==> design/flow/design.v <==
`timescale 1ns / 1ps
module awstm(
        pps,
        tevt,
        evt,
        rst_n,
        clk
    );
    input pps;
    input [31:0] tevt;
    output [31:0] evt;
    input rst_n;
    input clk;
    reg r_pps, r_awspps;
    reg [26:0] r_tcyc;       
    reg [26:0] r_td;         
    reg [30:0] r_awstm;      
    reg [30:0] r_tmev_next;  
    reg [31:0] r_set_tmev;  
    reg [10:0] r_tcor;       
    reg [10:0] r_tcor_max;   
    reg r_pps_lock;          
    wire evt_pps;            
    parameter [26:0] p_cyc_per_sec  = 27'd9_999;   
    parameter [26:0] p_pps_to       = 27'd14_999;  
    parameter [30:0] p_awstm_max    = 31'd99_999;   
    assign evt = r_set_tmev;
    assign evt_pps = pps & ~r_pps;
    wire [26:0] td_abs;
    wire [25:0] tmp1_td_abs;
    wire [25:0] tmp2_td_abs;
    wire [10:0] tmp_tcor_max;
    assign td_abs = (r_td[26] ? (~r_td + 17'd1): r_td);
    genvar i;
    assign tmp1_td_abs[25] = td_abs[25];  
    generate 
        for(i = 24; i >= 0; i=i-1) begin :g_tmp1_td_abs
            assign tmp1_td_abs[i] = td_abs[i+1] | td_abs[i];  
        end 
    endgenerate
    assign tmp2_td_abs[25] = tmp1_td_abs[25];
    generate
        for(i = 24; i >= 0; i=i-1) begin: g_tmp2_td_abs
            assign tmp2_td_abs[i] = tmp1_td_abs[i+1] ^ tmp1_td_abs[i];
        end
    endgenerate
    assign tmp_tcor_max[2:0] = 3'b000;
    generate 
        for(i = 0; i < 7; i=i+1) begin: g_tmp_tcor_max
            assign tmp_tcor_max[i+3] = tmp2_td_abs[25-i]; 
        end
    endgenerate
    assign tmp_tcor_max[10] = (tmp1_td_abs[20] & !tmp2_td_abs[20] ? 1'b0 : 1'b1); 
    always @(posedge clk or negedge rst_n) begin
        if(rst_n == 1'b0) begin
            r_pps <= 1'b0;
            r_awspps <= 1'b0;
            r_pps_lock <= 1'b0;
            r_tcyc <= 27'd0;
            r_td <= 27'd0;
            r_tcor <= 11'd0;
            r_tcor_max <= 11'd1024;
            r_awstm <= 31'd0;
            r_tmev_next <= 31'd0;
            r_set_tmev <= 32'd0;
        end else begin
            r_pps <= pps;
            r_tcyc <= r_tcyc + 1;
            r_tcor_max <= tmp_tcor_max;
            if(r_tcor >= r_tcor_max) begin
                r_tcor <= 10'd0;
            end else begin
                r_tcor <= r_tcor + 1;
            end
            if(r_tcyc == p_cyc_per_sec) begin
                r_awspps <= 1'b1;
            end else begin
                r_awspps <= 1'b0;
            end
            if(evt_pps) begin
                r_pps_lock <= 1'b1;
                r_tcyc <= 27'd0;
                r_td <= r_td + p_cyc_per_sec + ~r_tcyc + 27'd1;
            end else begin
                if(r_tcyc == p_pps_to) begin  
                    r_pps_lock <= 1'b0;
                    r_tcyc <= (p_pps_to - p_cyc_per_sec);     
                end                
            end
            if(r_awstm >= p_awstm_max) begin
                r_awstm <= 31'd0;
            end else begin
                if(r_tcor == r_tcor_max) begin
                    if(r_td[26]) begin  
                        r_awstm <= r_awstm;
                        r_td <= r_td + 27'd1;
                    end else begin  
                        r_awstm <= r_awstm + 31'd2;
                        r_td <= r_td - 27'd1;
                    end
                end else begin
                    r_awstm <= r_awstm + 31'd1;
                end
            end
            if(r_tmev_next == r_awstm || (r_tmev_next + 31'd1) == r_awstm) begin
                r_set_tmev <= {r_pps_lock, r_awstm};
                r_tmev_next <= r_tmev_next + tevt;
            end
            if(r_tmev_next > p_awstm_max) begin
                r_tmev_next <= r_tmev_next + ~p_awstm_max + 31'd1;
            end             
        end
    end
endmodule
==> design/flow/run.sh <==
#!/bin/bash
# the make line also repeats each setting of config.mk as NAME=value (left out here)
make -C /OpenROAD-flow-scripts/flow DESIGN_CONFIG=/design/flow/config.mk WORK_HOME=/design/flow/orfs CLKGATE_MAP_FILE= finish
==> design/flow/config.mk <==
export PLATFORM = sky130hd
export DESIGN_NAME = awstm
export DESIGN_NICKNAME = awstm
export VERILOG_FILES = /design/flow/design.v
export SDC_FILE = /design/flow/constraint.sdc
export NUM_CORES = 4
export LEC_CHECK = 0
export ABC_AREA = 1
export CAP_MARGIN = 20
export CORE_MARGIN = 2
export CORE_UTILIZATION = 68
export PLACE_DENSITY = 0.37
export SLEW_MARGIN = 20
export TNS_END_PERCENT = 5
==> design/flow/constraint.sdc <==
create_clock -name core_clock -period 2.84 [get_ports {clk}]
set_input_delay 0.5680 -clock core_clock [delete_from_list [all_inputs] [get_ports {clk}]]
set_output_delay 0.5680 -clock core_clock [all_outputs]
set_load 0.01 [all_outputs]
==> flow_summary.toml, run 1 <==
# flow metrics
[power_and_ir_drop]
powerClk_mw = 2.44
p_leak_nw = 8.890
seq_power_mw = 3.14
power-top-group = "combinational logic"
power_switching_mw = 6.717
finalPower_mw = 13.70
clkPwrFrac_pct = 17.8
p_int_mw = 6.986
powerComb_mw = 8.12
ir_worst_vdd_mv = 0.9094
p_per_area_nw_per_um2 = 783.3
seq_power_share_pct = 22.9
swShare_pct = 49.02
p_comb_share_pct = 59.3

[clocking]
htreeDepth = 4
numCtsBuffers = 17
cts_tree = "done"
cts_hold_buf = 0
clk_latency_ps = 450
clkSinkCount = 169
cts_buffer_depth = 2
clk_pin_slew_ps = 80
cts-root-buf = "clkbuf_16"

[setup_path]
critPathLaunchType = "flop"
path_cells = "nand2_1 > nor2_1 > nand2_1 > nor2_1 > nand2_1 > nand2_1 > nand2_1 > inv_1 > nand2_1 > nor2_1 > nand2_1 > nor2_1 > nand2_2 > nand2_4 > buf_12 > nand2_1 > nand2_1"
cpMaxStageDelayCell = "dfrtp_1"
ff2ff_path_depth = 17
critical_path.max_fanout = 23
path_delay_family = "simple AND/OR/NAND/NOR gates"
crit_arrival_ps = 3060
ff2ff_setup_slack_ps = 160
path_class = "reg2reg"
end_kind = "flop"
crit_cells = 17
critPathMaxStageDelay_ps = 600
cp-endpoint = "r_set_tmev[7]"
crit_buf_inv = 2
critPathMostFrequentCell = "nand2_1"
r2r-start = "r_tmev_next[16]"
crit_required_ps = 3220
crit_start = "r_tmev_next[16]"
r2r_end = "r_set_tmev[7]"

[floorplanning]
dieArea_um2 = 23920
io_pins = 67
floorplan.core_util_pct = 68.82
rows = 55
die_width_um = 154.7
die_h_um = 154.7
core-area_um2 = 22430

[timing]
relSlewSlack_pct = 44.93
hold_viol = 0
tightest_slew_ps = 822.4
timing.fmax_ghz = 0.3727
finalClockPeriodUsage_pct = 94.48
setup_viol = 0
period_needed_ps = 2683
skew_ps = 19.73
slew_violations = 0

[synthesis]
syn-instance-count = 2376
ys_seq_share_pct = 27.40
yosys_area_um2 = 15440
top_area_cell = "dfrtp_1"
ys_sh_simple_pct = 34.07
ys_cells = 2376
yosys.area.top_type_share_pct = 27.23
adder_share_pct = 10.20
ys_sh_xor_pct = 5.787
syn_area_um2 = 15440
synth-main-ff-cell = "dfrtp_1"
most_common_cell = "nand2_1"
logic_family = "simple AND/OR/NAND/NOR gates"
ys_warn_count = 1
ys_types = 45
synthAoiAreaFrac_pct = 13.02
edf_count = 0
synthArstFlopShare_pct = 100.0
ys_sh_mux_pct = 0
syn_area_per_cell_um2 = 6.498
ys_ff = 169
topCellsByArea = "dfrtp_1 (27%), nand2_1 (16%), ha_1 (9.8%), inv_1 (7.5%), nor2_1 (6.4%)"
synthTopCellsByCount = "nand2_1 (639), inv_1 (309), nor2_1 (264)"

[global_route]
overflow = 0
grt_pass1_vias = 16260
grt_pass1_wl_um = 76450
antenna_found_initial = 1
grt_max_degree = 48
track_usage_pct = 39.57

[drt]
routed_wl_um = 47220
drc_errors = 0
vias = 16750
detail_route.wl_per_cell_um = 16.94
firstDrtPassIters = 11
ant_nets = 0
drtIter0Drc = 1491
via_per_inst = 6.009

[place]
port-buffer-count = 65
place_congestion = 0.9830
dp_hpwl_um = 36500

[worst_hold_path]
hp-class = "in2async"

[outcome]
status = "finished clean"

[cells_and_area]
regArea_um2 = 4232
final-comb-area_um2 = 9847
fin_util_pct = 77.98
filler_cell_count = 1669
nNetsFinal = 2647
areaGrowthSynthToFinish_pct = 13.32

[job]
warning_count = 30
drv_cap = 0
[final cells by class]
| class | instances | area share (%) |
|---|---|---|
| antenna | 1 | 0.01430 |
| clock buffer | 18 | 2.453 |
| clock inverter | 14 | 0.8869 |
| inverter | 314 | 6.737 |
| multi-input combinational | 1846 | 56.29 |
| sequential | 169 | 24.19 |
| tap | 285 | 2.038 |
| timing repair buffer | 140 | 7.395 |
[metal layers]
| metal | track usage, % | share of wire (%) | wire length [µm] | vias to the layer above |
|---|---|---|---|---|
| li1 | - | - | - | 7990 |
| met1 | 44.39 | 37 | 17510 | 7652 |
| met2 | 71.28 | 50 | 23490 | 853 |
| met3 | 5.043 | 6.1 | 2865 | 253 |
| met4 | 24.78 | 7.1 | 3354 | 0 |
| met5 | 0 | 0 | 0 | - |
[timing repair]
| item | in CTS | in global routing |
|---|---|---|
| setup buffers | 0 | 3 |
| endpoints found under the setup margin | 0 | 53 |
| gates resized | 0 | 21 |
[stage by stage]
step | instance area, µm² | hold WS, ps | TNS (ps) | setup WS, ps | instances
after CTS | 17410 | 102.1 | 0 | 34.72 | 2783
after detailed placement | 16820 | 469.5 | -2360 | -377.2 | 2751
after global placement | 16820 | 462.4 | -1240 | -285.7 | 2751
final | 17490 | 86.63 | 0 | 156.7 | 2787
after global routing | 17490 | 121.9 | -3.289 | -2.229 | 2787
after floorplan | 15490 | 272.4 | 0 | 210.3 | 2389
==> run 2, diff against run 1 <==
Settings changed: ABC_AREA 1 to 0, CAP_MARGIN 20 to 40, CELL_PAD_IN_SITES_DETAIL_PLACEMENT from default to 1, CELL_PAD_IN_SITES_GLOBAL_PLACEMENT from default to 2, CORE_ASPECT_RATIO from default to 1.84, CORE_UTILIZATION 68 to 63, CTS_CLUSTER_SIZE from default to 36, GPL_ROUTABILITY_DRIVEN from default to 0, GPL_TIMING_DRIVEN from default to 0, HOLD_SLACK_MARGIN from default to 0.1, MIN_ROUTING_LAYER from default to met2, PLACE_DENSITY 0.37 to 0.6, SETUP_SLACK_MARGIN from default to 0.39, SLEW_MARGIN 20 to 5, TNS_END_PERCENT 5 to 35.
Clock period 2.84 ns to 3.99 ns, I/O delays scaled along.
==> flow_summary.toml, run 2 <==
# implementation run metrics
[synthesis]
ys_types = 80
synthTopCellsByCount = "dfrtp_1 (168), nor2_1 (142), ha_1 (121)"
syn_area_um2 = 13720
ys_cells = 1587
ys_warn_count = 1
synth-main-ff-cell = "dfrtp_1"
top_area_cell = "dfrtp_1"
most_common_cell = "dfrtp_1"
ys_seq_share_pct = 30.82
yosys.area.top_type_share_pct = 30.63
edf_count = 0
yosys_area_um2 = 13720
syn_area_per_cell_um2 = 8.648
ys_sh_simple_pct = 19.34
topCellsByArea = "dfrtp_1 (31%), ha_1 (11%), xnor2_1 (6.6%), xor2_1 (5.2%), a21oi_1 (4.3%)"
ys_sh_xor_pct = 11.74
ys_ff = 169
adder_share_pct = 11.47
syn-instance-count = 1587
synthArstFlopShare_pct = 100.0
ys_sh_mux_pct = 3.428
synthAoiAreaFrac_pct = 18.53
logic_family = "simple AND/OR/NAND/NOR gates"

[floorplanning]
core-area_um2 = 21460
die_h_um = 204.2
die_width_um = 112.8
floorplan.core_util_pct = 63.94
dieArea_um2 = 23040
rows = 73

[outcome]
tool.error = "[ERROR GPL-0301] Utilization 113.959 % exceeds 100%."
lastStage = "3_1_place_gp_skip_io"
status = "aborted with a tool error"
==> run 3, diff against run 2 <==
Settings changed: ABC_AREA 0 to 1, CAP_MARGIN 40 to 0, CELL_PAD_IN_SITES_DETAIL_PLACEMENT 1 to default, CELL_PAD_IN_SITES_GLOBAL_PLACEMENT 2 to 0, CORE_ASPECT_RATIO 1.84 to 1.5, CORE_UTILIZATION 63 to 71, CTS_CLUSTER_DIAMETER from default to 356, CTS_CLUSTER_SIZE 36 to 14, GPL_ROUTABILITY_DRIVEN 0 to default, GPL_TIMING_DRIVEN 0 to 1, HOLD_SLACK_MARGIN 0.1 to -0.09, MIN_ROUTING_LAYER met2 to met1, PLACE_DENSITY 0.6 to default, PLACE_DENSITY_LB_ADDON from default to 0.06, SETUP_SLACK_MARGIN 0.39 to 0.23, SLEW_MARGIN 5 to 10, TNS_END_PERCENT 35 to default.
Clock period 3.99 ns to 0.799 ns, I/O delays scaled along.
==> flow_summary.toml, run 3 <==
# implementation run metrics
[outcome]
status = "aborted with a tool error"
lastStage = "3_5_place_dp"
tool.error = "[ERROR DPL-0033] detailed placement checks failed during check placement."

[floorplanning]
io_pins = 67
rows = 66
die_h_um = 184.6
floorplan.core_util_pct = 71.63
core-area_um2 = 21550
dieArea_um2 = 22960
die_width_um = 124.4

[synthesis]
ys_sh_simple_pct = 34.07
edf_count = 0
syn-instance-count = 2376
yosys.area.top_type_share_pct = 27.23
yosys_area_um2 = 15440
top_area_cell = "dfrtp_1"
ys_types = 45
ys_sh_mux_pct = 0
ys_sh_xor_pct = 5.787
adder_share_pct = 10.20
syn_area_per_cell_um2 = 6.498
ys_seq_share_pct = 27.40
synthTopCellsByCount = "nand2_1 (639), inv_1 (309), nor2_1 (264)"
syn_area_um2 = 15440
synthArstFlopShare_pct = 100.0
ys_cells = 2376
synth-main-ff-cell = "dfrtp_1"
ys_ff = 169
most_common_cell = "nand2_1"
ys_warn_count = 1
synthAoiAreaFrac_pct = 13.02
logic_family = "simple AND/OR/NAND/NOR gates"
topCellsByArea = "dfrtp_1 (27%), nand2_1 (16%), ha_1 (9.8%), inv_1 (7.5%), nor2_1 (6.4%)"

[place]
port-buffer-count = 65
place_congestion = 1.055
==> run 4, diff against run 3 <==
Settings changed: CELL_PAD_IN_SITES_GLOBAL_PLACEMENT 0 to default, CORE_ASPECT_RATIO 1.5 to default, CORE_UTILIZATION 71 to 72, CTS_CLUSTER_DIAMETER 356 to 314, CTS_CLUSTER_SIZE 14 to 11, GPL_TIMING_DRIVEN 1 to default, HOLD_SLACK_MARGIN -0.09 to default, MIN_ROUTING_LAYER met1 to default, PLACE_DENSITY from default to 0.37, PLACE_DENSITY_LB_ADDON 0.06 to default, SETUP_SLACK_MARGIN 0.23 to default, SLEW_MARGIN 10 to 20, TNS_END_PERCENT from default to 5.
Clock period 0.799 ns to 2.62 ns, I/O delays scaled along.
==> flow_summary.toml, run 4 <==
# flow metrics
[clocking]
numCtsBuffers = 17
cts_hold_buf = 0
cts-root-buf = "clkbuf_16"
htreeDepth = 4
clkSinkCount = 169
cts_tree = "done"
cts_buffer_depth = 2
clk_latency_ps = 450
clk_pin_slew_ps = 80

[floorplanning]
core-area_um2 = 21020
floorplan.core_util_pct = 73.44
dieArea_um2 = 22630
die_h_um = 150.4
die_width_um = 150.4
rows = 53
io_pins = 67

[setup_path]
path_cells = "inv_1 > ha_1 > ha_2 > fa_2 > nand2_1 > o21ai_2 > a21oi_2 > buf_6 > o21ai_2 > nand2_1 > nand2_2 > a21oi_1 > o21ai_1 > buf_4 > nand3_1 > nand2_1"
cpMaxStageDelayCell = "dfrtp_1"
crit_start = "r_tcyc[1]"
cp-endpoint = "r_td[19]"
path_class = "reg2reg"
path_delay_family = "adder cells"
critical_path.max_fanout = 4
crit_arrival_ps = 2960
critPathLaunchType = "flop"
crit_cells = 16
crit_required_ps = 2940
ff2ff_path_depth = 16
crit_buf_inv = 3
critPathMostFrequentCell = "nand2_1"
critPathMaxStageDelay_ps = 370
r2r-start = "r_tcyc[1]"
end_kind = "flop"
r2r_end = "r_td[19]"
ff2ff_setup_slack_ps = -20

[timing]
timing.fmax_ghz = 0.3785
period_needed_ps = 2642
rsz0062_at_grt = "true"
tightest_slew_ps = 712.2
slew_violations = 0
setup_viol = 1
final.setup.worst_slack_ps = -22.33
skew_ps = 14.48
finalClockPeriodUsage_pct = 100.9
relSlewSlack_pct = 52.52
hold_viol = 0

[drt]
routed_wl_um = 48810
detail_route.wl_per_cell_um = 17.28
ant_nets = 0
drc_errors = 0
firstDrtPassIters = 8
via_per_inst = 6.198
drtIter0Drc = 1906
vias = 17500

[power_and_ir_drop]
powerClk_mw = 2.60
ir_worst_vdd_mv = 1.326
p_leak_nw = 9.138
finalPower_mw = 15.41
p_comb_share_pct = 61.4
clkPwrFrac_pct = 16.8
p_int_mw = 7.879
power_switching_mw = 7.534
powerComb_mw = 9.46
swShare_pct = 48.88
p_per_area_nw_per_um2 = 851.2
seq_power_share_pct = 21.8
power-top-group = "combinational logic"
seq_power_mw = 3.35

[global_route]
grt_pass1_vias = 16440
track_usage_pct = 41.80
grt_pass1_wl_um = 75760
grt_max_degree = 66
overflow = 0
antenna_found_initial = 0

[cells_and_area]
nNetsFinal = 2694
areaGrowthSynthToFinish_pct = 17.28
filler_cell_count = 1277
stdcell_count = 2824

[synthesis]
most_common_cell = "nand2_1"
syn_area_um2 = 15440
synth-main-ff-cell = "dfrtp_1"
logic_family = "simple AND/OR/NAND/NOR gates"
ys_ff = 169
syn-instance-count = 2376
topCellsByArea = "dfrtp_1 (27%), nand2_1 (16%), ha_1 (9.8%), inv_1 (7.5%), nor2_1 (6.4%)"
edf_count = 0
ys_seq_share_pct = 27.40
ys_cells = 2376
synthAoiAreaFrac_pct = 13.02
syn_area_per_cell_um2 = 6.498
ys_sh_xor_pct = 5.787
ys_types = 45
synthTopCellsByCount = "nand2_1 (639), inv_1 (309), nor2_1 (264)"
yosys_area_um2 = 15440
ys_sh_mux_pct = 0
ys_warn_count = 1
adder_share_pct = 10.20
yosys.area.top_type_share_pct = 27.23
synthArstFlopShare_pct = 100.0
ys_sh_simple_pct = 34.07
top_area_cell = "dfrtp_1"

[place]
place_congestion = 0.9998
port-buffer-count = 65
dp_hpwl_um = 35940
placed_cells = 2786

[outcome]
violatedChecks = "negative setup slack"
status = "complete, but fails checks"

[job]
warning_count = 31
drv_cap = 0

[worst_hold_path]
hp-class = "in2async"
==> run 4: area by class of cell <==
cell class | count | area [µm²] | area share [%]
inverters | 314 | 1181 | 6.523
multi-input cells | 1846 | 10060 | 55.55
flip-flops and latches | 169 | 4248 | 23.46
well taps | 275 | 344.1 | 1.900
repair buffers | 187 | 1693 | 9.350
clock buffers | 18 | 429.2 | 2.370
diodes | 1 | 2.502 | 0.01382
clock inverters | 14 | 150.1 | 0.8292
==> run 4: metrics by stage <==
step | TNS (ps) | utilization (%) | cell area, µm² | hold WS, ps | setup slack, ps
after floorplan | 0 | - | 15490 | 228.4 | 34.27
after global placement | -4414 | 81.58 | 17150 | 457.5 | -389.6
after detailed placement | -6657 | 81.58 | 17150 | 493.1 | -468.3
after CTS | 0 | 84.39 | 17740 | 132.1 | 7.409
after global routing | -1483 | 86.12 | 18100 | 151.2 | -133.2
final | -22.33 | 86.13 | 18110 | 109.7 | -22.33
==> run 4: what timing repair did <==
item,CTS,global route
endpoints found under the setup margin,13,88
gates cloned,0,2
setup buffers,0,3
pin swaps,0,10
gates resized,8,96
==> run 4: routing by layer <==
metal | routed length, µm | vias to the layer above | global-route usage [%] | part of all wire (%)
li1 | - | 8107 | - | -
met1 | 17480 | 7993 | 46.45 | 36
met2 | 23720 | 1073 | 73.75 | 49
met3 | 3873 | 330 | 6.727 | 7.9
met4 | 3726 | 0 | 27.50 | 7.6
met5 | 0 | - | 0 | 0
==> run 5, diff against run 4 <==
Settings changed: ABC_AREA 1 to default, CAP_MARGIN 0 to 20, CORE_UTILIZATION 72 to 44, CTS_CLUSTER_DIAMETER 314 to default, CTS_CLUSTER_SIZE 11 to default, PLACE_DENSITY 0.37 to 0.6, TNS_END_PERCENT 5 to default.
Clock period 2.62 ns to 5.57 ns, I/O delays scaled along.
==> flow_summary.toml, run 5 <==
# flow metrics
[setup_path]
end_kind = "flop"
crit_buf_inv = 0
cp-endpoint = "r_tmev_next[8]"
ff2ff_setup_slack_ps = 1120
crit_arrival_ps = 4780
r2r_end = "r_tmev_next[8]"
crit_start = "r_tmev_next[0]"
crit_cells = 11
path_delay_family = "AND-OR/OR-AND gates"
critPathMostFrequentCell = "nand2_1"
critPathMaxStageDelay_ps = 590
critPathLaunchType = "flop"
ff2ff_path_depth = 11
path_class = "reg2reg"
path_cells = "ha_1 > nand4_1 > nor4_4 > nand2_1 > xor2_1 > o31a_1 > o31ai_1 > a41oi_4 > nand2_1 > o21ai_1 > a221o_1"
crit_required_ps = 5900
critical_path.max_fanout = 20
cpMaxStageDelayCell = "nand2_1"
r2r-start = "r_tmev_next[0]"

[place]
dp_hpwl_um = 25850
dpl_cell_area_um2 = 14680
place_congestion = 0.9194
port-buffer-count = 65
placed_cells = 1998

[synthesis]
synthArstFlopShare_pct = 100.0
yosys.area.top_type_share_pct = 30.63
edf_count = 0
topCellsByArea = "dfrtp_1 (31%), ha_1 (11%), xnor2_1 (6.6%), xor2_1 (5.2%), a21oi_1 (4.3%)"
ys_sh_mux_pct = 3.428
most_common_cell = "dfrtp_1"
synthAoiAreaFrac_pct = 18.53
logic_family = "simple AND/OR/NAND/NOR gates"
syn-instance-count = 1587
ys_ff = 169
synth-main-ff-cell = "dfrtp_1"
yosys_area_um2 = 13720
top_area_cell = "dfrtp_1"
syn_area_per_cell_um2 = 8.648
ys_types = 80
ys_cells = 1587
ys_sh_simple_pct = 19.34
synthTopCellsByCount = "dfrtp_1 (168), nor2_1 (142), ha_1 (121)"
syn_area_um2 = 13720
adder_share_pct = 11.47
ys_sh_xor_pct = 11.74
ys_seq_share_pct = 30.82
ys_warn_count = 1

[power_and_ir_drop]
seq_power_share_pct = 24.9
power-top-group = "combinational logic"
ir_worst_vdd_mv = 0.3767
p_leak_nw = 6.500
p_int_mw = 4.296
clkPwrFrac_pct = 15.4
powerClk_mw = 1.24
p_comb_share_pct = 59.7
powerComb_mw = 4.80
power_switching_mw = 3.752
swShare_pct = 46.61
seq_power_mw = 2.01
p_per_area_nw_per_um2 = 526.5

[cells_and_area]
stdcell_count = 2030
areaGrowthSynthToFinish_pct = 11.37
design_area_um2 = 15280
nNetsFinal = 1780
fin_util_pct = 49.84

[global_route]
antenna_found_initial = 0
track_usage_pct = 21.57
grt_pass1_wl_um = 58100
overflow = 0
grt_pass1_vias = 11420
grt_max_degree = 90

[timing]
tightest_slew_ps = 1042
finalClockPeriodUsage_pct = 79.95
slew_violations = 0
whs_ps = 480.1
period_needed_ps = 4453
rsz0062_at_grt = "false"
finalSetupTns_ps = 0
hold_viol = 0
timing.fmax_ghz = 0.2246
skew_ps = 14.24
setup_viol = 0
relSlewSlack_pct = 30.28

[floorplanning]
io_pins = 67
dieArea_um2 = 32620
die_h_um = 180.6
rows = 64
floorplan.core_util_pct = 44.75
core-area_um2 = 30670
die_width_um = 180.6

[clocking]
cts-root-buf = "clkbuf_16"
post_cts_resized = 0
cts_buffer_depth = 2
cts_hold_buf = 0
clkSinkCount = 169
htreeDepth = 4
clk_pin_slew_ps = 80
cts_tree = "done"
numCtsBuffers = 17
clk_latency_ps = 450
postCtsSetupBuffers = 0

[worst_hold_path]
min_to = "r_pps_lock"
hp-class = "reg2reg"
hold_start = "r_pps_lock"
whs_path_depth = 2

[drt]
drc_errors = 0
ant_nets = 0
via_per_inst = 5.767
diodes = 0
detail_route.wl_per_cell_um = 17.04
vias = 11710
routed_wl_um = 34590
drtIter0Drc = 683
firstDrtPassIters = 5

[job]
drv_cap = 0
warning_count = 28

[outcome]
status = "finished clean"
## run 5: per-stage QoR
stage               power [mW]  setup slack (ps)
finish                   8.048              1117
global route             8.845             770.0
CTS                      8.068              1177
detailed placement       6.780              1051
global placement         6.716              1088
floorplan                5.792              1958
## run 5: area by class of cell
class	instances	area, µm²
clock inverters	13	161.4
inverters	78	292.8
well taps	396	495.5
fillers	2953	15380
flip-flops and latches	169	4230
repair buffers	74	732.0
clock buffers	19	442.9
multi-input cells	1281	8930
## run 5: per-layer routing
layer	GRT usage, %	wire [µm]
met3	2.971	1304
met4	6.710	698
met5	0	0
met1	30.03	16830
met2	34.75	15750
==> run 6, diff against run 5 <==
Settings changed: ABC_AREA from default to 1, CELL_PAD_IN_SITES_DETAIL_PLACEMENT from default to 2, CELL_PAD_IN_SITES_GLOBAL_PLACEMENT from default to 0, CORE_ASPECT_RATIO from default to 1.67, CORE_MARGIN 2 to 7, CORE_UTILIZATION 44 to 68, CTS_CLUSTER_DIAMETER from default to 235, GPL_TIMING_DRIVEN from default to 0, MAX_ROUTING_LAYER from default to met5, PLACE_DENSITY 0.6 to default, SLEW_MARGIN 20 to 0, TNS_END_PERCENT from default to 30.
Clock period 5.57 ns to 7.32 ns, I/O delays scaled along.
==> flow_summary.toml, run 6 <==
# implementation run metrics
[synthesis]
edf_count = 0
synth-main-ff-cell = "dfrtp_1"
yosys_area_um2 = 15440
logic_family = "simple AND/OR/NAND/NOR gates"
ys_sh_mux_pct = 0
synthAoiAreaFrac_pct = 13.02
syn-instance-count = 2376
syn_area_um2 = 15440
adder_share_pct = 10.20
topCellsByArea = "dfrtp_1 (27%), nand2_1 (16%), ha_1 (9.8%), inv_1 (7.5%), nor2_1 (6.4%)"
yosys.area.top_type_share_pct = 27.23
most_common_cell = "nand2_1"
synthTopCellsByCount = "nand2_1 (639), inv_1 (309), nor2_1 (264)"
ys_ff = 169
ys_cells = 2376
ys_types = 45
ys_sh_xor_pct = 5.787
ys_seq_share_pct = 27.40
top_area_cell = "dfrtp_1"
ys_sh_simple_pct = 34.07
syn_area_per_cell_um2 = 6.498
ys_warn_count = 1
synthArstFlopShare_pct = 100.0

[outcome]
lastStage = "3_5_place_dp"
tool.error = "[ERROR DPL-0033] detailed placement checks failed during check placement."
status = "aborted with a tool error"

[floorplanning]
die_width_um = 130.6
io_pins = 67
floorplan.core_util_pct = 68.96
core-area_um2 = 22390
dieArea_um2 = 27260
rows = 71
die_h_um = 208.7

[place]
place_congestion = 1.010
port-buffer-count = 65
[run 6: per-stage QoR]
step	total power, mW	area [µm²]	cells	hold slack (ps)
after floorplan	3.408	15490	2389	442.2
after global placement	4.140	16500	2746	467.6
==> run 7, diff against run 6 <==
Settings changed: CELL_PAD_IN_SITES_DETAIL_PLACEMENT 2 to default, CELL_PAD_IN_SITES_GLOBAL_PLACEMENT 0 to default, CORE_ASPECT_RATIO 1.67 to default, CORE_MARGIN 7 to 2, CORE_UTILIZATION 68 to 72, CTS_CLUSTER_SIZE from default to 85, GPL_TIMING_DRIVEN 0 to default, MAX_ROUTING_LAYER met5 to default, PLACE_DENSITY_LB_ADDON from default to 0.2, SETUP_SLACK_MARGIN from default to -0.32, SLEW_MARGIN 0 to 20, TNS_END_PERCENT 30 to default.
Clock period 7.32 ns to 5.02 ns, I/O delays scaled along.
==> flow_summary.toml, run 7 <==
# flow metrics
[floorplanning]
die_h_um = 150.4
dieArea_um2 = 22630
rows = 53
floorplan.core_util_pct = 73.44
core-area_um2 = 21020
die_width_um = 150.4
io_pins = 67

[cells_and_area]
regArea_um2 = 4230
nNetsFinal = 2580
stdcell_count = 2710
fin_util_pct = 80.30
filler_cell_count = 1554
final-comb-area_um2 = 9792
design_area_um2 = 16880
areaGrowthSynthToFinish_pct = 9.336

[power_and_ir_drop]
p_per_area_nw_per_um2 = 446.8
ir_worst_vdd_mv = 0.5695
p_leak_nw = 8.558
power_switching_mw = 3.675
powerClk_mw = 1.42
swShare_pct = 48.73
p_comb_share_pct = 57.5
powerComb_mw = 4.34
power-top-group = "combinational logic"
seq_power_mw = 1.79
finalPower_mw = 7.542
p_int_mw = 3.867
seq_power_share_pct = 23.7
clkPwrFrac_pct = 18.8

[setup_path]
path_cells = "clkdlybuf4s50_1 > ha_1 > inv_1 > fa_1 > inv_1 > nand2_1 > o21ai_0 > a21boi_0 > o21ai_0 > nand4_1 > nand3_1 > nand2_1 > o21ai_0 > nand2_1 > inv_1"
critPathLaunchType = "input pin"
critical_path.max_fanout = 4
crit_required_ps = 5410
crit_cells = 15
crit_start = "tevt[0]"
cpMaxStageDelayCell = "clkdlybuf4s50_1"
path_class = "in2reg"
crit_arrival_ps = 4120
r2r_end = "r_set_tmev[31]"
ff2ff_path_depth = 17
crit_buf_inv = 4
end_kind = "flop"
path_delay_family = "AND-OR/OR-AND gates"
ff2ff_setup_slack_ps = 1380
cp-endpoint = "r_tmev_next[30]"
r2r-start = "r_tmev_next[1]"
critPathMaxStageDelay_ps = 490

[timing]
finalSetupTns_ps = 0
finalClockPeriodUsage_pct = 74.31
tightest_slew_ps = 1167
final.setup.worst_slack_ps = 1289
slew_violations = 0
hold_viol = 0
setup_viol = 0
whs_ps = 484.9
timing.fmax_ghz = 0.2681
rsz0062_at_grt = "false"
skew_ps = 13.91
relSlewSlack_pct = 21.49
period_needed_ps = 3731

[synthesis]
syn_area_per_cell_um2 = 6.498
ys_ff = 169
most_common_cell = "nand2_1"
ys_sh_xor_pct = 5.787
edf_count = 0
topCellsByArea = "dfrtp_1 (27%), nand2_1 (16%), ha_1 (9.8%), inv_1 (7.5%), nor2_1 (6.4%)"
adder_share_pct = 10.20
logic_family = "simple AND/OR/NAND/NOR gates"
ys_types = 45
ys_cells = 2376
syn_area_um2 = 15440
synthArstFlopShare_pct = 100.0
yosys_area_um2 = 15440
ys_warn_count = 1
ys_sh_simple_pct = 34.07
ys_seq_share_pct = 27.40
top_area_cell = "dfrtp_1"
synth-main-ff-cell = "dfrtp_1"
synthTopCellsByCount = "nand2_1 (639), inv_1 (309), nor2_1 (264)"
ys_sh_mux_pct = 0
yosys.area.top_type_share_pct = 27.23
synthAoiAreaFrac_pct = 13.02
syn-instance-count = 2376

[clocking]
htreeDepth = 4
cts_buffer_depth = 2
clkSinkCount = 169
post_cts_resized = 0
numCtsBuffers = 17
clk_pin_slew_ps = 70
postCtsSetupBuffers = 0
cts-root-buf = "clkbuf_16"
clk_latency_ps = 460
cts_tree = "done"
cts_hold_buf = 0

[drt]
routed_wl_um = 45440
detail_route.wl_per_cell_um = 16.77
drc_errors = 0
drtIter0Drc = 1529
ant_nets = 0
firstDrtPassIters = 7
via_per_inst = 6.085
vias = 16490

[worst_hold_path]
hp-class = "reg2reg"
min_to = "r_pps_lock"
whs_path_depth = 2
hold_start = "r_pps_lock"

[place]
place_congestion = 0.9940
dp_hpwl_um = 34400
pre_cts_slack_ps = 863.2
dpl_cell_area_um2 = 16270
port-buffer-count = 65
placed_cells = 2677

[global_route]
grt_use_met1_pct = 45.85
track_usage_pct = 40.86
grt_pass1_vias = 16200
grt_pass1_wl_um = 74000
overflow = 0
top_usage_layer = "met2"
antenna_found_initial = 1
use_met2_pct = 70.66
use_met3_pct = 6.606
grt_max_degree = 90

[outcome]
status = "finished clean"

[job]
warning_count = 28
drv_cap = 0
run 7: layout make-up:
cell class | count | share of cell area (%)
well taps | 275 | 2.038
repair buffers | 73 | 4.292
inverters | 314 | 6.982
flip-flops and latches | 169 | 25.06
multi-input cells | 1846 | 58.01
clock inverters | 15 | 1.082
diodes | 1 | 0.01482
clock buffers | 17 | 2.520
run 7: metal layers:
layer | vias to the layer above | share of wire [%]
met5 | - | 0
met4 | 0 | 6.9
met3 | 251 | 7.0
met2 | 853 | 49
met1 | 7543 | 37
li1 | 7843 | -
==> run 8, diff against run 7 <==
Settings changed: CORE_ASPECT_RATIO from default to 1.06, CORE_MARGIN 2 to 5, CORE_UTILIZATION 72 to 57, CTS_CLUSTER_DIAMETER 235 to 370, CTS_CLUSTER_SIZE 85 to 98, PLACE_DENSITY from default to 0.41, PLACE_DENSITY_LB_ADDON 0.2 to default, SETUP_SLACK_MARGIN -0.32 to 0.11, TNS_END_PERCENT from default to 20.
Clock period 5.02 ns to 6.0 ns, I/O delays scaled along.
==> flow_summary.toml, run 8 <==
# flow metrics
[cells_and_area]
areaGrowthSynthToFinish_pct = 9.920
nNetsFinal = 2580
final-comb-area_um2 = 9792
design_area_um2 = 16970
regArea_um2 = 4230
fin_util_pct = 63.04
filler_cell_count = 2548

[setup_path]
critPathLaunchType = "input pin"
crit_start = "tevt[0]"
end_kind = "flop"
r2r_end = "r_set_tmev[0]"
critical_path.max_fanout = 4
crit_cells = 15
ff2ff_path_depth = 15
path_cells = "clkdlybuf4s50_1 > ha_1 > inv_1 > fa_1 > inv_1 > nand2_1 > o21ai_0 > a21boi_0 > o21ai_0 > nand4_1 > nand3_1 > nand2_1 > o21ai_0 > nand2_1 > inv_1"
critPathMaxStageDelay_ps = 520
crit_arrival_ps = 4360
r2r-start = "r_tmev_next[0]"
path_class = "in2reg"
crit_required_ps = 6390
ff2ff_setup_slack_ps = 2270
cpMaxStageDelayCell = "o21ai_0"
cp-endpoint = "r_tmev_next[30]"
path_delay_family = "AND-OR/OR-AND gates"
crit_buf_inv = 4

[timing]
final.setup.worst_slack_ps = 2037
relSlewSlack_pct = 40.95
slew_violations = 0
setup_viol = 0
finalClockPeriodUsage_pct = 66.04
skew_ps = 15.19
timing.fmax_ghz = 0.2524
tightest_slew_ps = 882.5
hold_viol = 0
period_needed_ps = 3963
finalSetupTns_ps = 0
rsz0062_at_grt = "false"

[worst_hold_path]
hp-class = "reg2reg"
hold_start = "r_pps_lock"
whs_path_depth = 2
min_to = "r_pps_lock"

[floorplanning]
core-area_um2 = 26920
rows = 62
floorplan.core_util_pct = 57.35
dieArea_um2 = 30480
die_width_um = 169.9
io_pins = 67
die_h_um = 179.4

[power_and_ir_drop]
power_switching_mw = 2.999
ir_worst_vdd_mv = 0.3669
powerComb_mw = 3.59
p_int_mw = 3.231
p_leak_nw = 8.550
swShare_pct = 48.13
finalPower_mw = 6.230
seq_power_mw = 1.49
seq_power_share_pct = 23.9
p_comb_share_pct = 57.6
clkPwrFrac_pct = 18.6
p_per_area_nw_per_um2 = 367.1
powerClk_mw = 1.16
power-top-group = "combinational logic"

[global_route]
track_usage_pct = 28.60
grt_pass1_vias = 15090
antenna_found_initial = 0
grt_pass1_wl_um = 71820
grt_max_degree = 94
overflow = 0

[synthesis]
yosys_area_um2 = 15440
top_area_cell = "dfrtp_1"
topCellsByArea = "dfrtp_1 (27%), nand2_1 (16%), ha_1 (9.8%), inv_1 (7.5%), nor2_1 (6.4%)"
ys_sh_mux_pct = 0
synthAoiAreaFrac_pct = 13.02
ys_types = 45
ys_sh_simple_pct = 34.07
ys_seq_share_pct = 27.40
ys_cells = 2376
synth-main-ff-cell = "dfrtp_1"
synthArstFlopShare_pct = 100.0
ys_sh_xor_pct = 5.787
synthTopCellsByCount = "nand2_1 (639), inv_1 (309), nor2_1 (264)"
ys_warn_count = 1
syn_area_per_cell_um2 = 6.498
syn-instance-count = 2376
edf_count = 0
syn_area_um2 = 15440
logic_family = "simple AND/OR/NAND/NOR gates"
ys_ff = 169
adder_share_pct = 10.20
yosys.area.top_type_share_pct = 27.23
most_common_cell = "nand2_1"

[place]
port-buffer-count = 65
pre_cts_slack_ps = 1557
dp_hpwl_um = 34350
dpl_cell_area_um2 = 16370
place_congestion = 0.9584

[clocking]
clk_pin_slew_ps = 80
htreeDepth = 4
cts_hold_buf = 0
clkSinkCount = 169
numCtsBuffers = 17
post_cts_resized = 0
cts-root-buf = "clkbuf_16"
postCtsSetupBuffers = 0
clk_latency_ps = 440
cts_buffer_depth = 2
cts_tree = "done"

[drt]
detail_route.wl_per_cell_um = 15.66
diodes = 0
firstDrtPassIters = 7
drtIter0Drc = 1209
vias = 15470
ant_nets = 0
via_per_inst = 5.556
routed_wl_um = 43620
drc_errors = 0

[job]
drv_cap = 0
warning_count = 30

[outcome]
status = "finished clean"
## run 8: cell type report
class                           count  share of cell area (%)
Clock buffer                       17                   2.507
Clock inverter                     14                   1.054
Inverter                          314                   6.945
Multi-Input combinational cell   1846                   57.70
Sequential cell                   169                   24.93
Tap cell                          352                   2.595
Timing Repair Buffer               73                   4.269
## run 8: routing by layer
layer / up-vias / global-route usage (%) / wire, µm
li1: 7854 / - / -
met1: 7078 / 33.80 / 17830
met2: 422 / 52.04 / 22300
met3: 120 / 3.141 / 1683
met4: 0 / 12.11 / 1812
met5: - / 0 / 0
## run 8: per-stage QoR
stage	cells	hold WS, ps
4_1_cts	2785	476.7
2_1_floorplan	2389	442.2
3_3_place_gp	2754	454.2
5_1_grt	2785	522.7
6_report	2785	472.4
3_5_place_dp	2754	459.6
==> run 9, diff against run 8 <==
Settings changed: CELL_PAD_IN_SITES_GLOBAL_PLACEMENT from default to 0, CORE_ASPECT_RATIO 1.06 to 0.97, CORE_MARGIN 5 to 2, CORE_UTILIZATION 57 to 70, CTS_CLUSTER_DIAMETER 370 to 38, CTS_CLUSTER_SIZE 98 to 52, GPL_TIMING_DRIVEN from default to 1, MIN_ROUTING_LAYER from default to met1, PLACE_DENSITY 0.41 to default, SETUP_SLACK_MARGIN 0.11 to 0.83, SLEW_MARGIN 20 to 10, TNS_END_PERCENT 20 to default.
Clock period 6.0 ns to 3.0 ns, I/O delays scaled along.
==> flow_summary.toml, run 9 <==
# implementation run metrics
[outcome]
status = "aborted with a tool error"
lastStage = "5_1_grt"
tool.error = "[ERROR GRT-0116] Global routing finished with congestion. Check the congestion regions in the DRC Viewer."

[synthesis]
top_area_cell = "dfrtp_1"
ys_sh_simple_pct = 34.07
adder_share_pct = 10.20
ys_sh_mux_pct = 0
most_common_cell = "nand2_1"
ys_ff = 169
topCellsByArea = "dfrtp_1 (27%), nand2_1 (16%), ha_1 (9.8%), inv_1 (7.5%), nor2_1 (6.4%)"
ys_cells = 2376
edf_count = 0
ys_types = 45
synthArstFlopShare_pct = 100.0
logic_family = "simple AND/OR/NAND/NOR gates"
synthAoiAreaFrac_pct = 13.02
ys_sh_xor_pct = 5.787
syn_area_um2 = 15440
syn_area_per_cell_um2 = 6.498
syn-instance-count = 2376
synth-main-ff-cell = "dfrtp_1"
ys_warn_count = 1
yosys.area.top_type_share_pct = 27.23
ys_seq_share_pct = 27.40
yosys_area_um2 = 15440
synthTopCellsByCount = "nand2_1 (639), inv_1 (309), nor2_1 (264)"

[place]
port-buffer-count = 65
place_congestion = 1.001
dpl_cell_area_um2 = 16710
dp_hpwl_um = 35310

[floorplanning]
dieArea_um2 = 23260
rows = 53
io_pins = 67
die_width_um = 154.8
floorplan.core_util_pct = 71.20
core-area_um2 = 21680
die_h_um = 150.3

[global_route]
overflow = 10
track_usage_pct = 70.82

[clocking]
cts_buffer_depth = 2
clkSinkCount = 169
numCtsBuffers = 17
htreeDepth = 4
cts-root-buf = "clkbuf_16"
-- run 9: through the flow --
stage / worst slack, ps / hold slack (ps) / power [mW] / std cells / TNS, ps
2_1_floorplan: 562.4 / 304.4 / 8.442 / 2389 / 0
3_3_place_gp: 24.29 / 457.0 / 9.928 / 2709 / 0
3_5_place_dp: -79.13 / 463.8 / 10.27 / 2709 / -94.55
4_1_cts: 562.5 / 204.2 / 15.35 / 2866 / 0
-- run 9: per-layer routing --
layer	GRT usage (%)	GRT overflow
met1	71.55	0
met2	92.52	4
met3	47.73	0
met4	71.62	6
met5	21.65	0
-- run 9: what timing repair did --
item	in CTS
endpoints found under the setup margin	121
pin swaps	114
endpoints found under the hold margin	0
gates cloned	6
resized	365
hold buffers	0
setup buffers	120
==> run 10, diff against run 9 <==
Settings changed: CAP_MARGIN 20 to 5, CELL_PAD_IN_SITES_DETAIL_PLACEMENT from default to 1, CELL_PAD_IN_SITES_GLOBAL_PLACEMENT 0 to 2, CORE_ASPECT_RATIO 0.97 to default, CORE_UTILIZATION 70 to 63, CTS_CLUSTER_DIAMETER 38 to default, CTS_CLUSTER_SIZE 52 to default, GPL_TIMING_DRIVEN 1 to 0, HOLD_SLACK_MARGIN from default to 0.2, MIN_ROUTING_LAYER met1 to met2, PLACE_DENSITY from default to 0.6, SETUP_SLACK_MARGIN 0.83 to 0.39, SLEW_MARGIN 10 to 5, TNS_END_PERCENT from default to 35.
Clock period 3.0 ns to 6.0 ns, I/O delays scaled along.
==> flow_summary.toml, run 10 <==
# implementation run metrics
[synthesis]
syn-instance-count = 2376
ys_sh_xor_pct = 5.787
synthTopCellsByCount = "nand2_1 (639), inv_1 (309), nor2_1 (264)"
ys_types = 45
most_common_cell = "nand2_1"
ys_warn_count = 1
ys_seq_share_pct = 27.40
syn_area_um2 = 15440
synthArstFlopShare_pct = 100.0
yosys.area.top_type_share_pct = 27.23
ys_sh_mux_pct = 0
synthAoiAreaFrac_pct = 13.02
yosys_area_um2 = 15440
ys_cells = 2376
syn_area_per_cell_um2 = 6.498
edf_count = 0
topCellsByArea = "dfrtp_1 (27%), nand2_1 (16%), ha_1 (9.8%), inv_1 (7.5%), nor2_1 (6.4%)"
logic_family = "simple AND/OR/NAND/NOR gates"
top_area_cell = "dfrtp_1"
adder_share_pct = 10.20
ys_sh_simple_pct = 34.07
synth-main-ff-cell = "dfrtp_1"
ys_ff = 169

[outcome]
status = "aborted with a tool error"
tool.error = "[ERROR GPL-0301] Utilization 129.359 % exceeds 100%."
lastStage = "3_1_place_gp_skip_io"

[floorplanning]
dieArea_um2 = 25770
rows = 57
die_h_um = 160.5
floorplan.core_util_pct = 63.86
core-area_um2 = 24180
die_width_um = 160.5
==> run 11, diff against run 10 <==
Settings changed: CAP_MARGIN 5 to 20, CELL_PAD_IN_SITES_DETAIL_PLACEMENT 1 to default, CELL_PAD_IN_SITES_GLOBAL_PLACEMENT 2 to 0, CORE_ASPECT_RATIO from default to 1.06, CORE_UTILIZATION 63 to 70, CTS_CLUSTER_DIAMETER from default to 44, CTS_CLUSTER_SIZE from default to 52, GPL_TIMING_DRIVEN 0 to 1, HOLD_SLACK_MARGIN 0.2 to default, MIN_ROUTING_LAYER met2 to met1, PLACE_DENSITY 0.6 to default, SETUP_SLACK_MARGIN 0.39 to 0.85, SLEW_MARGIN 5 to 10, TNS_END_PERCENT 35 to default.
Clock period 6.0 ns to 3.11 ns, I/O delays scaled along.
==> flow_summary.toml, run 11 <==
# implementation run metrics
[synthesis]
synthTopCellsByCount = "nand2_1 (639), inv_1 (309), nor2_1 (264)"
ys_warn_count = 1
logic_family = "simple AND/OR/NAND/NOR gates"
ys_cells = 2376
ys_sh_xor_pct = 5.787
most_common_cell = "nand2_1"
ys_seq_share_pct = 27.40
ys_sh_simple_pct = 34.07
synthAoiAreaFrac_pct = 13.02
synth-main-ff-cell = "dfrtp_1"
top_area_cell = "dfrtp_1"
yosys_area_um2 = 15440
topCellsByArea = "dfrtp_1 (27%), nand2_1 (16%), ha_1 (9.8%), inv_1 (7.5%), nor2_1 (6.4%)"
ys_sh_mux_pct = 0
yosys.area.top_type_share_pct = 27.23
edf_count = 0
ys_types = 45
synthArstFlopShare_pct = 100.0
ys_ff = 169
syn_area_um2 = 15440
adder_share_pct = 10.20
syn-instance-count = 2376
syn_area_per_cell_um2 = 6.498

[clocking]
cts-root-buf = "clkbuf_16"
clkSinkCount = 169
cts_buffer_depth = 2
htreeDepth = 4
numCtsBuffers = 17

[floorplanning]
die_width_um = 148.2
rows = 55
dieArea_um2 = 23260
io_pins = 67
die_h_um = 156.9
core-area_um2 = 21470
floorplan.core_util_pct = 71.91

[place]
placed_cells = 2707
dp_hpwl_um = 35630
port-buffer-count = 65
place_congestion = 0.9635

[global_route]
overflow = 270
track_usage_pct = 83.68

[outcome]
status = "aborted with a tool error"
lastStage = "5_1_grt"
tool.error = "[ERROR GRT-0232] Routing congestion too high. Check the congestion heatmap in the GUI."
==> run 11: routing by layer <==
metal,track usage (%),GRT overflow
met1,80.82,6
met2,99.63,158
met3,69.94,6
met4,89.71,99
met5,33.91,1
==> run 11: metrics by stage <==
stage / hold WS (ps) / setup TNS [ps] / instance area [µm²] / setup slack, ps
after global placement: 460.7 / 0 / 16550 / 106.3
after detailed placement: 483.3 / -33.76 / 16550 / -29.83
after floorplan: 326.4 / 0 / 15590 / 672.4
after CTS: 138.7 / 0 / 18970 / 713.4
==> run 11: repair_timing <==
action                                  4_1_cts
cloned                                        9
endpoints found under the setup margin      117
pin swaps                                    69
gates resized                               245
buffers inserted                             83
hold endpoints to repair                      0
hold buffers                                  0
==> run 12, diff against run 11 <==
Settings changed: CORE_UTILIZATION 70 to 72, CTS_CLUSTER_DIAMETER 44 to default, SETUP_SLACK_MARGIN 0.85 to -0.17.
Clock period 3.11 ns to 2.42 ns, I/O delays scaled along.
==> flow_summary.toml, run 12 <==
# flow metrics
[power_and_ir_drop]
power-top-group = "combinational logic"
swShare_pct = 50.70
powerComb_mw = 12.1
powerClk_mw = 2.89
p_per_area_nw_per_um2 = 972.8
ir_worst_vdd_mv = 1.323
power_switching_mw = 9.454
seq_power_mw = 3.62
p_int_mw = 9.192
seq_power_share_pct = 19.4
finalPower_mw = 18.65
clkPwrFrac_pct = 15.5
p_comb_share_pct = 65.1
p_leak_nw = 9.766

[job]
drv_cap = 0
warning_count = 31

[clocking]
clkSinkCount = 169
htreeDepth = 4
cts_buffer_depth = 2
cts_tree = "done"
numCtsBuffers = 17
cts-root-buf = "clkbuf_16"
clk_latency_ps = 490
clk_pin_slew_ps = 80

[drt]
routed_wl_um = 60960
via_per_inst = 6.696
ant_nets = 0
vias = 19750
drtIter0Drc = 3194
top_layer = "met5"
drc_errors = 0
wl_met2_um = 26740
wl_met3_um = 7427
wirelength_met1_um = 19120
detail_route.wl_per_cell_um = 20.67
firstDrtPassIters = 22

[place]
place_congestion = 1.049
port-buffer-count = 65
dp_hpwl_um = 37620
pre_cts_slack_ps = -662.2

[setup_path]
crit_arrival_ps = 3400
r2r-start = "r_tcyc[7]"
ff2ff_setup_slack_ps = -610
crit_start = "r_tcyc[7]"
critPathLaunchType = "flop"
critPathMaxStageDelay_ps = 550
ff2ff_path_depth = 11
crit_required_ps = 2790
crit_buf_inv = 1
end_kind = "flop"
cpMaxStageDelayCell = "nor2_1"
r2r_end = "r_td[24]"
critical_path.max_fanout = 4
path_cells = "inv_1 > ha_1 > ha_2 > nand2_1 > nor2_1 > a21o_1 > nand2_1 > nand3_1 > a21oi_1 > o21ai_0 > a21oi_1"
path_delay_family = "simple AND/OR/NAND/NOR gates"
crit_cells = 11
cp-endpoint = "r_td[24]"
path_class = "reg2reg"

[synthesis]
syn_area_per_cell_um2 = 6.498
syn-instance-count = 2376
logic_family = "simple AND/OR/NAND/NOR gates"
top_area_cell = "dfrtp_1"
syn_area_um2 = 15440
topCellsByArea = "dfrtp_1 (27%), nand2_1 (16%), ha_1 (9.8%), inv_1 (7.5%), nor2_1 (6.4%)"
synth-main-ff-cell = "dfrtp_1"
synthAoiAreaFrac_pct = 13.02
ys_seq_share_pct = 27.40
ys_sh_xor_pct = 5.787
edf_count = 0
ys_types = 45
most_common_cell = "nand2_1"
synthArstFlopShare_pct = 100.0
synthTopCellsByCount = "nand2_1 (639), inv_1 (309), nor2_1 (264)"
ys_cells = 2376
yosys.area.top_type_share_pct = 27.23
ys_ff = 169
yosys_area_um2 = 15440
ys_sh_simple_pct = 34.07
ys_warn_count = 1
adder_share_pct = 10.20
ys_sh_mux_pct = 0

[timing]
whs_ps = 488.1
tightest_slew_ps = 837.4
period_needed_ps = 3032
hold_viol = 0
slew_violations = 0
timing.fmax_ghz = 0.3298
skew_ps = 24.19
finalClockPeriodUsage_pct = 125.3
rsz0062_at_grt = "true"
final.setup.worst_slack_ps = -612.5
setup_viol = 101
relSlewSlack_pct = 43.93
finalSetupTns_ps = -17090

[floorplanning]
dieArea_um2 = 22630
io_pins = 67
floorplan.core_util_pct = 72.84
die_h_um = 154.8
rows = 55
core-area_um2 = 21200
die_width_um = 146.2

[global_route]
overflow = 0
grt_pass1_vias = 17960
grt_max_degree = 57
track_usage_pct = 46.11
grt_pass1_wl_um = 84650
antenna_found_initial = 2

[cells_and_area]
filler_cell_count = 1033
nNetsFinal = 2808
areaGrowthSynthToFinish_pct = 24.15

[worst_hold_path]
hp-class = "reg2reg"
hold_start = "r_pps_lock"
whs_path_depth = 2
min_to = "r_pps_lock"

[outcome]
status = "complete, but fails checks"
violatedChecks = "negative setup slack"
run 12: through the flow:
step | cell area (µm²) | utilization (%) | cells
floorplan | 15490 | - | 2389
global placement | 17960 | 84.75 | 2896
detailed placement | 17960 | 84.75 | 2896
CTS | 18610 | 87.81 | 2932
global route | 19170 | 90.43 | 2949
finish | 19170 | 90.43 | 2949
run 12: timing repair:
action / in CTS / in global routing
hold buffers: 1 / 0
setup endpoints to repair: 41 / 89
cloned: 0 / 2
endpoints found under the hold margin: 3 / 0
pin swaps: 3 / 33
buffers inserted: 3 / 13
gates resized: 11 / 130
run 12: final cells by class:
cell class                      instances  area [µm²]  share of cell area [%]
Antenna cell                            2       5.005                 0.02611
Clock inverter                         13       151.4                  0.7899
Clock buffer                           19       442.9                   2.311
Inverter                              314        1181                   6.162
Sequential cell                       169        4247                   22.16
Tap cell                              285       356.6                   1.860
Timing Repair Buffer                  301        2605                   13.59
Multi-Input combinational cell       1846       10180                   53.10
run 12: layer usage:
layer	vias to the layer above	GRT usage, %
met4	2	37.96
met1	8756	50.72
li1	8301	-
met2	1884	77.34
met3	804	9.381
met5	-	0
==> run 13, diff against run 12 <==
Settings changed: ABC_AREA 1 to default, CAP_MARGIN 20 to 0, CELL_PAD_IN_SITES_GLOBAL_PLACEMENT 0 to 2, CORE_ASPECT_RATIO 1.06 to 0.83, CORE_UTILIZATION 72 to 19, CTS_CLUSTER_DIAMETER from default to 225, CTS_CLUSTER_SIZE 52 to default, GPL_ROUTABILITY_DRIVEN from default to 0, GPL_TIMING_DRIVEN 1 to default, MAX_ROUTING_LAYER from default to met4, PLACE_DENSITY_LB_ADDON from default to 0.28, SETUP_SLACK_MARGIN -0.17 to 0.5, SLEW_MARGIN 10 to 5.
Clock period 2.42 ns to 2.96 ns, I/O delays scaled along.
==> flow_summary.toml, run 13 <==
# flow metrics
[setup_path]
ff2ff_setup_slack_ps = -90
r2r_end = "r_set_tmev[22]"
critPathMostFrequentCell = "buf_6"
critPathMaxStageDelay_ps = 460
crit_cells = 12
critPathLaunchType = "flop"
ff2ff_path_depth = 12
critical_path.max_fanout = 5
path_class = "reg2reg"
crit_required_ps = 3340
path_cells = "buf_6 > nand3_4 > nor4_4 > nand2_1 > nor4b_2 > buf_4 > o32ai_4 > nor3_2 > a41oi_4 > buf_6 > clkbuf_16 > mux2_4"
path_delay_family = "simple AND/OR/NAND/NOR gates"
end_kind = "flop"
cpMaxStageDelayCell = "dfrtp_2"
cp-endpoint = "r_set_tmev[22]"
crit_buf_inv = 4
crit_arrival_ps = 3430
crit_start = "r_tmev_next[0]"
r2r-start = "r_tmev_next[0]"

[floorplanning]
die_h_um = 248.9
die_width_um = 299.0
io_pins = 67
dieArea_um2 = 74410
floorplan.core_util_pct = 19.26
core-area_um2 = 71270
rows = 89

[place]
dpl_cell_area_um2 = 17990
dp_hpwl_um = 36850
port-buffer-count = 65
placed_cells = 2856

[drt]
diodes = 0
via_per_inst = 4.465
routed_wl_um = 48970
firstDrtPassIters = 5
vias = 13240
detail_route.wl_per_cell_um = 16.52
drtIter0Drc = 686
drc_errors = 0
ant_nets = 0

[power_and_ir_drop]
p_comb_share_pct = 73.1
power-top-group = "combinational logic"
seq_power_share_pct = 15.7
clkPwrFrac_pct = 11.2
seq_power_mw = 3.28
powerComb_mw = 15.3
p_leak_nw = 8.795
swShare_pct = 44.79
powerClk_mw = 2.33
p_int_mw = 11.54
power_switching_mw = 9.360
ir_worst_vdd_mv = 0.6485
p_per_area_nw_per_um2 = 1010

[clocking]
cts_tree = "done"
cts_hold_buf = 0
clkSinkCount = 169
numCtsBuffers = 17
clk_pin_slew_ps = 80
clk_latency_ps = 510
cts_buffer_depth = 2
htreeDepth = 4
cts-root-buf = "clkbuf_16"

[synthesis]
synth-main-ff-cell = "dfrtp_1"
edf_count = 0
synthTopCellsByCount = "dfrtp_1 (168), nor2_1 (142), ha_1 (121)"
topCellsByArea = "dfrtp_1 (31%), ha_1 (11%), xnor2_1 (6.6%), xor2_1 (5.2%), a21oi_1 (4.3%)"
ys_types = 80
syn-instance-count = 1587
synthAoiAreaFrac_pct = 18.53
ys_sh_simple_pct = 19.34
adder_share_pct = 11.47
logic_family = "simple AND/OR/NAND/NOR gates"
ys_cells = 1587
top_area_cell = "dfrtp_1"
ys_warn_count = 1
syn_area_um2 = 13720
yosys_area_um2 = 13720
most_common_cell = "dfrtp_1"
ys_seq_share_pct = 30.82
yosys.area.top_type_share_pct = 30.63
ys_ff = 169
ys_sh_mux_pct = 3.428
synthArstFlopShare_pct = 100.0
ys_sh_xor_pct = 11.74
syn_area_per_cell_um2 = 8.648

[timing]
hold_viol = 0
relSlewSlack_pct = 65.65
setup_viol = 55
tightest_slew_ps = 508.0
slew_violations = 0
skew_ps = 25.46
final.setup.worst_slack_ps = -93.86
finalClockPeriodUsage_pct = 103.2
timing.fmax_ghz = 0.3275
rsz0062_at_grt = "true"
period_needed_ps = 3054

[worst_hold_path]
hp-class = "in2async"

[cells_and_area]
nNetsFinal = 2157
stdcell_count = 2965
areaGrowthSynthToFinish_pct = 50.73
design_area_um2 = 20690

[global_route]
overflow = 0
grt_max_degree = 58
antenna_found_initial = 0
grt_pass1_wl_um = 75810
grt_pass1_vias = 13530
track_usage_pct = 13.30

[job]
drv_cap = 0
warning_count = 31

[outcome]
status = "complete, but fails checks"
violatedChecks = "negative setup slack"
-- run 13: what timing repair did --
action,4_1_cts,5_1_grt
setup buffers,38,29
endpoints found under the setup margin,109,128
cloned,1,10
resized,175,131
hold endpoints to repair,0,0
pin swaps,98,85
-- run 13: area by class of cell --
cell class                 instances  area (µm²)
fill                            7572       50580
multi-input combinational       1282       10450
sequential                       169        4243
timing repair buffer             450        3934
tap                              955        1195
clock buffer                      20       456.7
inverter                          78       296.5
clock inverter                    11       112.6
-- run 13: per-layer routing --
layer,part of all wire (%),wire length [µm],global-route usage (%),vias up
met5,0,0,-,-
met4,1.9,916,4.057,0
met3,2.8,1374,1.945,52
met2,45,22060,20.38,185
met1,50,24620,18.03,6461
li1,-,-,-,6542
-- run 13: through the flow --
stage               total power, mW  TNS [ps]  hold slack (ps)  utilization [%]  worst slack (ps)
finish                        20.90     -2886            16.79            29.03            -93.86
global route                  22.68     -8651            27.36            29.03            -188.3
CTS                           20.08    -350.3            2.853            27.60            -32.50
detailed placement            16.26    -16140            474.6            25.25            -708.2
global placement              16.23    -15950            470.7            25.25            -622.4
floorplan                     11.38    -942.6            296.4                -            -211.3
==> run 14, diff against run 13 <==
Settings changed: ABC_AREA from default to 0, CAP_MARGIN 0 to 20, CELL_PAD_IN_SITES_DETAIL_PLACEMENT from default to 2, CELL_PAD_IN_SITES_GLOBAL_PLACEMENT 2 to 0, CORE_ASPECT_RATIO 0.83 to 1.42, CORE_MARGIN 2 to 9, CORE_UTILIZATION 19 to 21, CTS_CLUSTER_DIAMETER 225 to default, CTS_CLUSTER_SIZE from default to 11, GPL_TIMING_DRIVEN from default to 0, MAX_ROUTING_LAYER met4 to default, PLACE_DENSITY_LB_ADDON 0.28 to 0.03, SETUP_SLACK_MARGIN 0.5 to 0.22, SLEW_MARGIN 5 to 10, TNS_END_PERCENT from default to 85.
Clock period 2.96 ns to 2.52 ns, I/O delays scaled along.
==> flow_summary.toml, run 14 <==
# flow metrics
[setup_path]
cpMaxStageDelayCell = "a2111oi_4"
critical_path.max_fanout = 10
crit_cells = 12
path_class = "reg2reg"
r2r_end = "r_set_tmev[6]"
ff2ff_setup_slack_ps = -780
cp-endpoint = "r_set_tmev[6]"
critPathMaxStageDelay_ps = 420
r2r-start = "r_tmev_next[1]"
path_cells = "buf_4 > buf_4 > and3_1 > mux2i_1 > mux2i_1 > o32ai_1 > nand2_1 > a2111oi_4 > a41oi_4 > buf_12 > buf_12 > mux2_4"
crit_arrival_ps = 3650
crit_required_ps = 2880
path_delay_family = "AND-OR/OR-AND gates"
crit_buf_inv = 4
critPathLaunchType = "flop"
crit_start = "r_tmev_next[1]"
ff2ff_path_depth = 12
end_kind = "flop"

[floorplanning]
die_width_um = 232.5
io_pins = 67
rows = 111
core-area_um2 = 64580
floorplan.core_util_pct = 21.25
die_h_um = 322.6
dieArea_um2 = 75020

[global_route]
grt_pass1_vias = 14900
track_usage_pct = 15.95
grt_pass1_wl_um = 91070
antenna_found_initial = 0
grt_max_degree = 90
overflow = 0

[timing]
period_needed_ps = 3295
whs_ps = 43.39
timing.fmax_ghz = 0.3035
slew_violations = 0
skew_ps = 10.84
hold_viol = 0
rsz0062_at_grt = "true"
setup_viol = 97
final.setup.worst_slack_ps = -775.4
tightest_slew_ps = 820.0
finalClockPeriodUsage_pct = 130.8
relSlewSlack_pct = 45.33
finalSetupTns_ps = -53320

[synthesis]
ys_seq_share_pct = 30.82
ys_warn_count = 1
ys_sh_mux_pct = 3.428
ys_sh_simple_pct = 19.34
logic_family = "simple AND/OR/NAND/NOR gates"
topCellsByArea = "dfrtp_1 (31%), ha_1 (11%), xnor2_1 (6.6%), xor2_1 (5.2%), a21oi_1 (4.3%)"
most_common_cell = "dfrtp_1"
synthArstFlopShare_pct = 100.0
edf_count = 0
ys_types = 80
synthAoiAreaFrac_pct = 18.53
syn_area_um2 = 13720
yosys.area.top_type_share_pct = 30.63
ys_ff = 169
ys_sh_xor_pct = 11.74
ys_cells = 1587
syn_area_per_cell_um2 = 8.648
synthTopCellsByCount = "dfrtp_1 (168), nor2_1 (142), ha_1 (121)"
yosys_area_um2 = 13720
adder_share_pct = 11.47
synth-main-ff-cell = "dfrtp_1"
syn-instance-count = 1587
top_area_cell = "dfrtp_1"

[outcome]
violatedChecks = "negative setup slack"
status = "complete, but fails checks"

[drt]
top_layer = "met4"
via_per_inst = 4.837
drc_errors = 0
wirelength_met1_um = 21260
drtIter0Drc = 299
detail_route.wl_per_cell_um = 22.05
routed_wl_um = 60190
diodes = 0
wl_met2_um = 36040
vias = 13200
wl_met3_um = 838
firstDrtPassIters = 4
ant_nets = 0

[clocking]
cts_tree = "done"
clk_pin_slew_ps = 70
numCtsBuffers = 17
cts-root-buf = "clkbuf_16"
clk_latency_ps = 480
clkSinkCount = 169
cts_hold_buf = 0
cts_buffer_depth = 2
htreeDepth = 4

[place]
dp_hpwl_um = 44630
port-buffer-count = 65
pre_cts_slack_ps = -1593

[power_and_ir_drop]
p_int_mw = 13.00
clkPwrFrac_pct = 12.5
power-top-group = "combinational logic"
seq_power_share_pct = 16.6
seq_power_mw = 4.12
finalPower_mw = 24.80
ir_worst_vdd_mv = 0.8250
swShare_pct = 47.57
powerComb_mw = 17.6
power_switching_mw = 11.80
powerClk_mw = 3.10
p_comb_share_pct = 70.9
p_leak_nw = 8.242
p_per_area_nw_per_um2 = 1224

[cells_and_area]
fin_util_pct = 31.37
areaGrowthSynthToFinish_pct = 47.62
nNetsFinal = 2029

[job]
drv_cap = 0
warning_count = 31

[worst_hold_path]
hp-class = "in2async"
run 14: area by class of cell:
cell class | instances | area (µm²)
repair inverters | 1 | 7.507
well taps | 847 | 1060
plain buffers | 71 | 633.1
inverters | 78 | 299.0
multi-input cells | 1281 | 10910
flip-flops and latches | 169 | 4268
fillers | 7097 | 44320
clock buffers | 18 | 439.2
clock inverters | 14 | 210.2
repair buffers | 251 | 2430
run 14: metal layers:
metal	GRT usage (%)	vias up
met3	1.670	72
met5	0	-
met1	15.29	6738
met2	33.47	131
met4	5.881	0
li1	-	6263
run 14: through the flow:
step,instances,instance area (µm²)
global route,2730,20260
global placement,2512,15840
CTS,2657,18750
floorplan,1600,14130
detailed placement,2513,15870
finish,2730,20260
run 14: repair_timing:
item | CTS | global route
endpoints found under the setup margin | 143 | 143
resized | 292 | 204
endpoints found under the hold margin | 0 | 0
cloned | 6 | 5
pin swaps | 100 | 113
setup buffers | 107 | 68
No activity file was given, so power comes from the tool's default toggle rates.
